## Risc_16_bit
module Risc_16_bit(
 input clk,
 input rst,
 output [15:0] imem_addr,
 input  [15:0] imem_data,
 output        dmem_we,
 output [2:0]  dmem_addr,
 output [15:0] dmem_wdata
);
Size: ~290 flip-flops, about 54 I/O pins, about 0.019 mm² of cells after synthesis.
clock: 1.3 ns
lec_check: 0
abc_area: 1
cap_margin: 40
core_aspect_ratio: 0.5
core_margin: 2
core_utilization: 72
cts_cluster_diameter: 397
cts_cluster_size: 97
setup_slack_margin: 0.08
slew_margin: 35
tns_end_percent: 5
run.sh (not shown) runs the stock make flow with config.mk's settings and CLKGATE_MAP_FILE=.
The first run failed in clock tree synthesis (4_1_cts).
Edit:
ABC_AREA = unset   (was 1)
CAP_MARGIN = 20   (was 40)
CORE_ASPECT_RATIO = unset   (was 0.5)
CORE_UTILIZATION = 46   (was 72)
CTS_CLUSTER_DIAMETER = unset   (was 397)
CTS_CLUSTER_SIZE = unset   (was 97)
SETUP_SLACK_MARGIN = unset   (was 0.08)
SLEW_MARGIN = 20   (was 35)
TNS_END_PERCENT = unset   (was 5)
clock period = 6.33 ns   (was 1.3 ns; I/O delays follow)
Result: Now the flow produced a clean layout; die area went up by well over a third; synthesized area grows by a few percent; synthesized cell count came out lower by about a fifth.
Edit:
ABC_AREA = 1   (was unset)
CORE_UTILIZATION = 63   (was 46)
clock period = 2.63 ns   (was 6.33 ns; I/O delays follow)
The new run failed in global routing (5_1_grt) on GRT-0232.
Area after synthesis goes down by 3.1%.
Die area goes down by about 30%.
Synthesized cell count goes up by 30%.
Edit:
ABC_AREA = unset   (was 1)
CORE_UTILIZATION = 72   (was 63)
clock period = 2.25 ns   (was 2.63 ns; I/O delays follow)
With this change the flow failed in clock tree synthesis (4_1_cts).
Area after synthesis rises by a few percent.
Synthesized cell count fell by about a fifth.
Die area shrinks by roughly a tenth.
Edit:
CORE_UTILIZATION = 65   (was 72)
HOLD_SLACK_MARGIN = -0.09   (was unset)
clock period = 5.0 ns   (was 2.25 ns; I/O delays follow)
=>
- The changed run completed and failed the layout checks on negative setup slack
- synthesized area does not change
- die size goes up by roughly a tenth
- synthesized cell count is unchanged


exp/nickel:
Risc_16_bit again, from the RTL that the note above started with.
==> flow/config.mk <==
export PLATFORM = sky130hd
export DESIGN_NAME = Risc_16_bit
export DESIGN_NICKNAME = Risc_16_bit
export VERILOG_FILES = /design/flow/design.v
export SDC_FILE = /design/flow/constraint.sdc
export NUM_CORES = 4
export LEC_CHECK = 0
export CAP_MARGIN = 40
export CELL_PAD_IN_SITES_GLOBAL_PLACEMENT = 0
export CORE_MARGIN = 2
export CORE_UTILIZATION = 67
export CTS_CLUSTER_DIAMETER = 205
export GPL_ROUTABILITY_DRIVEN = 0
export GPL_TIMING_DRIVEN = 1
export SETUP_SLACK_MARGIN = 0.07
export SLEW_MARGIN = 20
export TNS_END_PERCENT = 70
==> flow/constraint.sdc <==
create_clock -name core_clock -period 5.23 [get_ports {clk}]
set_input_delay 1.0460 -clock core_clock [delete_from_list [all_inputs] [get_ports {clk}]]
set_output_delay 1.0460 -clock core_clock [all_outputs]
set_load 0.01 [all_outputs]
What the final checks of exp/nickel revealed, after a flow that finished every stage, was a layout that fails on setup timing.
### exp/nickel -> exp/onyx
==> flow/config.mk <==
export PLATFORM = sky130hd
export DESIGN_NAME = Risc_16_bit
export DESIGN_NICKNAME = Risc_16_bit
export VERILOG_FILES = /design/flow/design.v
export SDC_FILE = /design/flow/constraint.sdc
export NUM_CORES = 4
export LEC_CHECK = 0
export CAP_MARGIN = 20
export CORE_MARGIN = 2
export CORE_UTILIZATION = 52
export GPL_ROUTABILITY_DRIVEN = 0
export SLEW_MARGIN = 20
==> flow/constraint.sdc <==
create_clock -name core_clock -period 6.4 [get_ports {clk}]
set_input_delay 1.2800 -clock core_clock [delete_from_list [all_inputs] [get_ports {clk}]]
set_output_delay 1.2800 -clock core_clock [all_outputs]
set_load 0.01 [all_outputs]
Findings:
exp/onyx was carried through to the last stage, and its layout satisfied the timing, DRC and antenna checks. Diff exp/nickel -> exp/onyx | critical path depth | decrease of about 4.5%. exp/nickel reports its termination of the worst setup path as DU.pc_current[10] while exp/onyx reports DU.reg_file.reg_array[5][3]. Re utilization after layout: exp/onyx and exp/nickel aren't equal, and the higher value belongs to exp/nickel. NOTE: via count of the first global-routing pass in exp/onyx falls short of that of exp/nickel. exp/onyx ends up with higher sequential share of cell area than exp/nickel does. exp/onyx: power per cell area 18% below exp/nickel. Wire length of the first global-routing pass went down by more than 10% going from exp/nickel to exp/onyx. The run with more routed wire is exp/nickel, not exp/onyx. On top fanout value on the critical path: exp/onyx sits below exp/nickel.
[inputs] exp/quartz vs exp/onyx
-- flow/config.mk --
<<< exp/onyx, line 8
export CAP_MARGIN = 20
export CORE_MARGIN = 2
export CORE_UTILIZATION = 52
export GPL_ROUTABILITY_DRIVEN = 0
export SLEW_MARGIN = 20
>>> exp/quartz, line 8
export CAP_MARGIN = 20
export CORE_MARGIN = 2
export CORE_UTILIZATION = 58
export SLEW_MARGIN = 20
==> flow/constraint.sdc <==
create_clock -name core_clock -period 4.97 [get_ports {clk}]
set_input_delay 0.9940 -clock core_clock [delete_from_list [all_inputs] [get_ports {clk}]]
set_output_delay 0.9940 -clock core_clock [all_outputs]
set_load 0.01 [all_outputs]
--- outcome ---
In exp/quartz the implementation ran to completion but is not tape-out ready, as the final checks report setup timing. Of exp/quartz and exp/onyx, the run reporting the lower fill cell instance count of the final layout was exp/quartz. According to the power report, total power for exp/quartz is higher than for exp/onyx. exp/quartz vs. exp/onyx: fraction of area in multi-input gates saw little to no change, data required time of the critical path saw a decrease, total setup buffers inserted after CTS saw an increase, count of nets after finishing saw an increase, final-layout setup total negative slack saw a decrease. Diff exp/quartz..exp/onyx | cell count in the Yosys report | unchanged. Higher fraction of area in registers goes to exp/onyx over exp/quartz. Wire length on exp/quartz is behind exp/onyx. In the tables for exp/quartz and exp/onyx, ratio of final minimum period to clock period reads higher with exp/quartz.


== run 1 ==
Starting RTL as in the previous note.
make LEC_CHECK=0 CAP_MARGIN=40 CELL_PAD_IN_SITES_GLOBAL_PLACEMENT=0 CORE_MARGIN=2 CORE_UTILIZATION=68 CTS_CLUSTER_DIAMETER=213 GPL_ROUTABILITY_DRIVEN=0 GPL_TIMING_DRIVEN=1 SETUP_SLACK_MARGIN=0.26 SLEW_MARGIN=20 TNS_END_PERCENT=70 finish   # period 5.23 ns
The flow ended early for run 1: it failed with a tool error in 5_1_grt.
Changes in run 2 relative to run 1:
==> flow/config.mk <==
export PLATFORM = sky130hd
export DESIGN_NAME = Risc_16_bit
export DESIGN_NICKNAME = Risc_16_bit
export VERILOG_FILES = /design/flow/design.v
export SDC_FILE = /design/flow/constraint.sdc
export NUM_CORES = 4
export LEC_CHECK = 0
export CAP_MARGIN = 40
export CELL_PAD_IN_SITES_GLOBAL_PLACEMENT = 0
export CORE_MARGIN = 2
export CORE_UTILIZATION = 29
export CTS_CLUSTER_DIAMETER = 198
export GPL_ROUTABILITY_DRIVEN = 0
export GPL_TIMING_DRIVEN = 1
export MAX_ROUTING_LAYER = met4
export SETUP_SLACK_MARGIN = 0.12
export SLEW_MARGIN = 20
export TNS_END_PERCENT = 5
==> flow/constraint.sdc <==
create_clock -name core_clock -period 2.88 [get_ports {clk}]
set_input_delay 0.5760 -clock core_clock [delete_from_list [all_inputs] [get_ports {clk}]]
set_output_delay 0.5760 -clock core_clock [all_outputs]
set_load 0.01 [all_outputs]
Findings:
Run 2 finished all stages; however, its layout fails the closing checks, the failures being setup timing.
Relative to run 1, the number of instances in the placed design of run 2 is higher by 639.
On run 2: height of the chip is about 50% higher than what run 1 gave.
Summary — post-cts sizing count, run 2 relative to run 1: higher, by 53.
Half-perimeter wire length after placement (run 2 / run 1): 1.07


Risc_16_bit again, from the RTL that the note above started with.
Design Risc_16_bit, start of the top module:
module Risc_16_bit(
 input clk,
 input rst,
 output [15:0] imem_addr,
 input  [15:0] imem_data,
 output        dmem_we,
 output [2:0]  dmem_addr,
 output [15:0] dmem_wdata
);
Settings: LEC_CHECK=0, CAP_MARGIN=40, CELL_PAD_IN_SITES_GLOBAL_PLACEMENT=0, CORE_MARGIN=2, CORE_UTILIZATION=70, CTS_CLUSTER_DIAMETER=222, CTS_CLUSTER_SIZE=24, GPL_ROUTABILITY_DRIVEN=0, GPL_TIMING_DRIVEN=1, SETUP_SLACK_MARGIN=-0.18, SLEW_MARGIN=20, TNS_END_PERCENT=70; clock period 5.23 ns.
The baseline died in global routing.
Edit:
CORE_UTILIZATION = 65   (was 70)
CTS_CLUSTER_DIAMETER = not set   (was 222)
CTS_CLUSTER_SIZE = not set   (was 24)
Outcome:
- The new run finished but fails on setup timing
- die size came out higher by 7.5%
- area after synthesis does not change
- synthesized cell count does not change


Risc_16_bit again, from the RTL that the note above started with.
export LEC_CHECK = 0
export CAP_MARGIN = 40
export CORE_MARGIN = 2
export CORE_UTILIZATION = 52
export CTS_CLUSTER_DIAMETER = 182
export GPL_ROUTABILITY_DRIVEN = 1
export SETUP_SLACK_MARGIN = 0.51
export SLEW_MARGIN = 15
export TNS_END_PERCENT = 40
create_clock -name core_clock -period 9.49 [get_ports {clk}]
==> next run, changes <==
- CAP_MARGIN: 40 -> 20
- CORE_UTILIZATION: 52 -> 71
- CTS_CLUSTER_DIAMETER: 182 -> not set
- CTS_CLUSTER_SIZE: not set -> 97
- GPL_ROUTABILITY_DRIVEN: 1 -> not set
- SETUP_SLACK_MARGIN: 0.51 -> not set
- SLEW_MARGIN: 15 -> 20
- TNS_END_PERCENT: 40 -> not set
- clock period: 9.49 -> 6.7 ns (I/O delays scaled with it)
The new run produced a clean layout.
Total power climbs by 45%.
Critical path depth climbs by 2.
Sequential share of layout area drops by 0.52 points.
Sequential power climbs by 42%.
==> next run, changes <==
- CORE_UTILIZATION: 71 -> 54
- CTS_CLUSTER_SIZE: 97 -> not set
- SETUP_SLACK_MARGIN: not set -> 1.18
- clock period: 6.7 -> 4.3 ns (I/O delays scaled with it)
After rerunning: Now the flow finished but failed the layout checks on setup timing; worst setup slack got worse by 1200 ps; total power grows by 100%; cell area grows by 35%; non-clock buffer count grows by 462; area after synthesis is unchanged.
==> next run, changes <==
- CORE_UTILIZATION: 54 -> 64
Result: The changed run never finished: it broke off in 5_1_grt, error GRT-0116. Area after synthesis does not change. Die area shrinks by about 15%. Synthesized cell count does not change.
==> next run, changes <==
- ABC_AREA: not set -> 1
- CORE_UTILIZATION: 64 -> 70
- SETUP_SLACK_MARGIN: 1.18 -> not set
- clock period: 4.3 -> 2.14 ns (I/O delays scaled with it)
This time the run stopped in 4_1_cts with DPL-0033.
Die size decreases by roughly a tenth.
Synthesized cell count rose by a quarter to a third.
Synthesized area decreases by a few percent.
==> next run, changes <==
- ABC_AREA: 1 -> not set
- CORE_UTILIZATION: 70 -> 72
- PLACE_DENSITY: not set -> 0.4
- clock period: 2.14 -> 6.7 ns (I/O delays scaled with it)
Outcome:
- Now the flow ran to the end with no violations
- die area goes up by 0.33%
- synthesized cell count goes down by 23%
- area after synthesis goes up by 3.2%
Power figures rest on the tool's default switching activity, not on a simulated workload.
